## build 22
==> flow/design.v <==
`timescale 1ns/10ps
module ELA(clk, rst, ready, in_data, data_rd, req, wen, addr, data_wr, done);
	input				clk;
	input				rst;
	input				ready;
	input		[7:0]	in_data;
	input		[7:0]	data_rd;
	output reg			req;
	output reg			wen;
	output reg	[12:0]	addr;
	output reg	[7:0]	data_wr;
	output reg			done;
localparam IDLE = 3'd0, LOAD = 3'd1, OUT_PINK = 3'd2, OUT_BLUE = 3'd3, FINISH = 3'd4;
reg [2:0] state, next_state;
reg [5:0] count_row;
reg [6:0] count_column;
reg [7:0] U [0:127];	 
reg [7:0] L [0:127];	 
reg [7:0] D1, D2, D3;
integer i;
wire last_col = (count_column == 7'd127);
wire shift_in = (state == LOAD) || (state == OUT_PINK && !last_col);
wire rotate   = (state == OUT_BLUE);
function [7:0] avg;
	input [7:0] a, b;
	reg [8:0] s;
	begin
		s = {1'b0, a} + {1'b0, b};
		avg = s[8:1];
	end
endfunction
function [7:0] absd;
	input [7:0] a, b;
	begin
		absd = (a >= b) ? a - b : b - a;
	end
endfunction
always @(*) begin
	next_state = state;
	case(state)
		IDLE:     if(ready) next_state = LOAD;
		LOAD:     next_state = OUT_PINK;
		OUT_PINK: if(last_col) next_state = (count_row < 6'd2) ? LOAD : OUT_BLUE;
		OUT_BLUE: if(last_col) next_state = (count_row == 6'd32) ? FINISH : LOAD;
		default:  next_state = state;
	endcase
end
always @(posedge clk or posedge rst) begin
	if(rst) begin
		state <= IDLE;
		count_row <= 6'd0;
		count_column <= 7'd0;
	end
	else begin
		state <= next_state;
		if(state == LOAD)
			count_row <= count_row + 6'd1;
		if(state == OUT_PINK || state == OUT_BLUE)
			count_column <= count_column + 7'd1;
		else
			count_column <= 7'd0;
	end
end
always @(posedge clk) begin
	if(shift_in || rotate) begin
		for(i = 0; i < 127; i = i + 1) begin
			U[i] <= U[i + 1];
			L[i] <= L[i + 1];
		end
		U[127] <= rotate ? U[0] : L[0];
		L[127] <= rotate ? L[0] : in_data;
	end
	if(rotate) begin
		D1 <= absd(U[0], L[2]);
		D2 <= absd(U[1], L[1]);
		D3 <= absd(U[2], L[0]);
	end
end
reg [7:0] x, y, a, b, m, blue;
always @(*) begin
	x = U[0];
	y = L[0];
	if((D2 <= D1) && (D2 <= D3)) begin
		a = U[0]; b = L[0];
	end
	else if((D1 <= D2) && (D1 <= D3)) begin
		a = U[127]; b = L[1];
	end
	else begin
		a = U[1]; b = L[127];
	end
	if(count_column == 7'd0 || last_col) begin
		a = U[0]; b = L[0];
	end
	m = avg(a, b);
	if(((x >= m) && (x < y)) || ((x < m) && (x >= y)))
		blue = x;
	else if(((y >= m) && (y < x)) || ((y < m) && (y >= x)))
		blue = y;
	else
		blue = m;
end
always @(*) begin
	req = (state == LOAD);
	wen = (state == OUT_PINK) || (state == OUT_BLUE);
	done = (state == FINISH);
	addr = 13'd0;
	data_wr = 8'd0;
	if(state == OUT_PINK) begin
		addr = {count_row[4:0] - 5'd1, 1'b0, count_column};
		data_wr = L[127];
	end
	else if(state == OUT_BLUE) begin
		addr = {count_row[4:0] - 5'd2, 1'b1, count_column};
		data_wr = blue;
	end
end
endmodule
Settings: LEC_CHECK=0, CAP_MARGIN=20, CORE_MARGIN=2, CORE_UTILIZATION=51, SLEW_MARGIN=20; clock period 7.2 ns.
run.sh (not shown) runs the stock make flow with config.mk's settings and CLKGATE_MAP_FILE=.
Build 22 -> stages 100% | layout checks FAIL | setup timing
[inputs] build 5 vs build 22
- changing CORE_UTILIZATION from 51 to 46
- setting SETUP_SLACK_MARGIN to 1.07 for the first time
- changing the clock period (ns, I/O delays scaled along) from 7.2 to 4.17
[summary]
In build 5 the implementation ran to completion but is not tape-out ready, as the final checks report setup timing.
As of build 5, filler cell count had risen by more than 10% compared to build 22.
Instance count on the critical path went down by a few percent going from build 22 to build 5.
Overall track demand over capacity in global routing: build 5 vs build 22 down 0.98 points
Compared with build 22, in build 5 floorplan row count now larger; maximum net fanout on the critical path picked up an extra 9.
Area fraction in full adders, half adders and majority gates: build 5 vs build 22, no meaningful difference
### build 5 -> build 80
- putting PLACE_DENSITY_LB_ADDON at 0.0 where nothing was set
- swapping 1.07 for 1.18 in SETUP_SLACK_MARGIN
- swapping 46 for 72 in CORE_UTILIZATION
- swapping 4.17 for 4.61 in the clock period (ns, I/O delays scaled along)
==> comparison <==
Build 80 did not finish; a tool error ended it in 5_1_grt. On starting density of the core: between build 80 and build 5, it ends up lower for build 5. Build 80 reports a higher detailed placement HPWL than build 5 does. Between build 5 and build 80, vertical die dimension decreased. Between build 5 and build 80, buffers inserted during post-CTS setup optimization increased. Build 80 against build 5; floorplan die area is down by more than a quarter.

========
build 21:
RTL: the design.v shown in full above, as it stands there.
make LEC_CHECK=0 CAP_MARGIN=20 CORE_MARGIN=2 CORE_UTILIZATION=72 PLACE_DENSITY_LB_ADDON=0.0 SLEW_MARGIN=20 finish   # period 7.22 ns
No crash in build 21: every stage finished, but the layout fails its final checks due to setup timing.
The following lists how build 35 was set up differently from build 21:
Settings: changing CORE_UTILIZATION from 72 to 65; setting CTS_CLUSTER_SIZE to 41 for the first time; setting SETUP_SLACK_MARGIN to 1.34 for the first time; changing the clock period (ns, I/O delays scaled along) from 7.22 to 4.6.
### Flow results
The flow completed for build 35, but it is not clean: the layout still shows setup timing. Build 21 → build 35: via count -2.4%; first-pass GRT wire length -about 5.6%. Worst hold slack after final layout came out higher on build 35 than on build 21.
Edits applied to the flow inputs when going from build 35 to build 23:
Settings: CTS_CLUSTER_SIZE no longer set, was 41; CORE_UTILIZATION now 72, was 65.
Findings:
- Build 23: it failed during global routing (5_1_grt), and the tool reported DPL-0033.
- Compared with build 35, build 23 shows a lower final estimated routing congestion in global placement.
- Compared with build 35, build 23 shows a detailed placement HPWL that is 7700 um higher.
- Lower post-cts resize count among build 35 and build 23: build 35
- Per the comparison of build 23 with build 35, initial core utilization moved up, die outline area moved down, number of instances in the placed design decreased by 101 relative to the old numbers, placeable core region down about 10%.
- Between build 35 and build 23, total CTS buffers is lower for build 23, build 35 comes in above that.
- Going from build 35 to build 23, synthesized area comparable, area fraction in and, or, nand and nor cells after synthesis closely matched the old numbers, number of post-CTS setup repair buffers went up.
Edits applied to the flow inputs when going from build 23 to build 30:
Settings: clearing SETUP_SLACK_MARGIN, which used to be 1.34; swapping 72 for 52 in CORE_UTILIZATION; clearing PLACE_DENSITY_LB_ADDON, which used to be 0.0; swapping 4.6 for 8.28 in the clock period (ns, I/O delays scaled along).
Notes after the runs:
The final layout from build 30, which completed every stage, passed the timing, design-rule and antenna checks at the end of the flow.
Build 30 vs build 23: number of rows in the core area up by more than 10%
As far as yosys-reported design area after synthesis goes, build 23 and build 30 are indistinguishable; the numbers are identical.
Build 30 — placed instance area 1.2% lower, build 23 as reference
On net count after synthesis, build 30 and build 23 are neck and neck.
Looking at post-DP HPWL, build 30 sits below build 23.
Diff build 23..build 30 | level count of the clock H-tree | unchanged
Inputs modified between build 30 and build 12:
Settings: putting MIN_ROUTING_LAYER at met2 where nothing was set; putting TNS_END_PERCENT at 40 where nothing was set; putting GPL_TIMING_DRIVEN at 0 where nothing was set; swapping 20 for 35 in CAP_MARGIN; putting HOLD_SLACK_MARGIN at 0.28 where nothing was set; swapping 52 for 40 in CORE_UTILIZATION; swapping 8.28 for 8.5 in the clock period (ns, I/O delays scaled along).
Results
- In the reports for build 12 and build 30, the larger worst supply voltage drop on vdd belongs to build 30.
- Per the comparison of build 12 with build 30, count of cells along the worst hold path ~0 delta, total power per unit cell area -4.2%, placed cell count +11%, clock slew seen by the registers of the worst setup and hold paths ~0 delta, instance count on the critical path -3.8%.
- Area: build 12 vs build 30 -> build 12 larger
- Build 30 ended up with met4 as its highest metal layer with signal wires; build 12 ended up with met5.
- Looking only at wire length of the first global-routing pass, and setting everything else aside, the lower value of build 12 and build 30 goes to build 30.
- The total power of build 12 falls short of that of build 30 by about 2.6%.
No activity file was given, so power comes from the tool's default toggle rates.
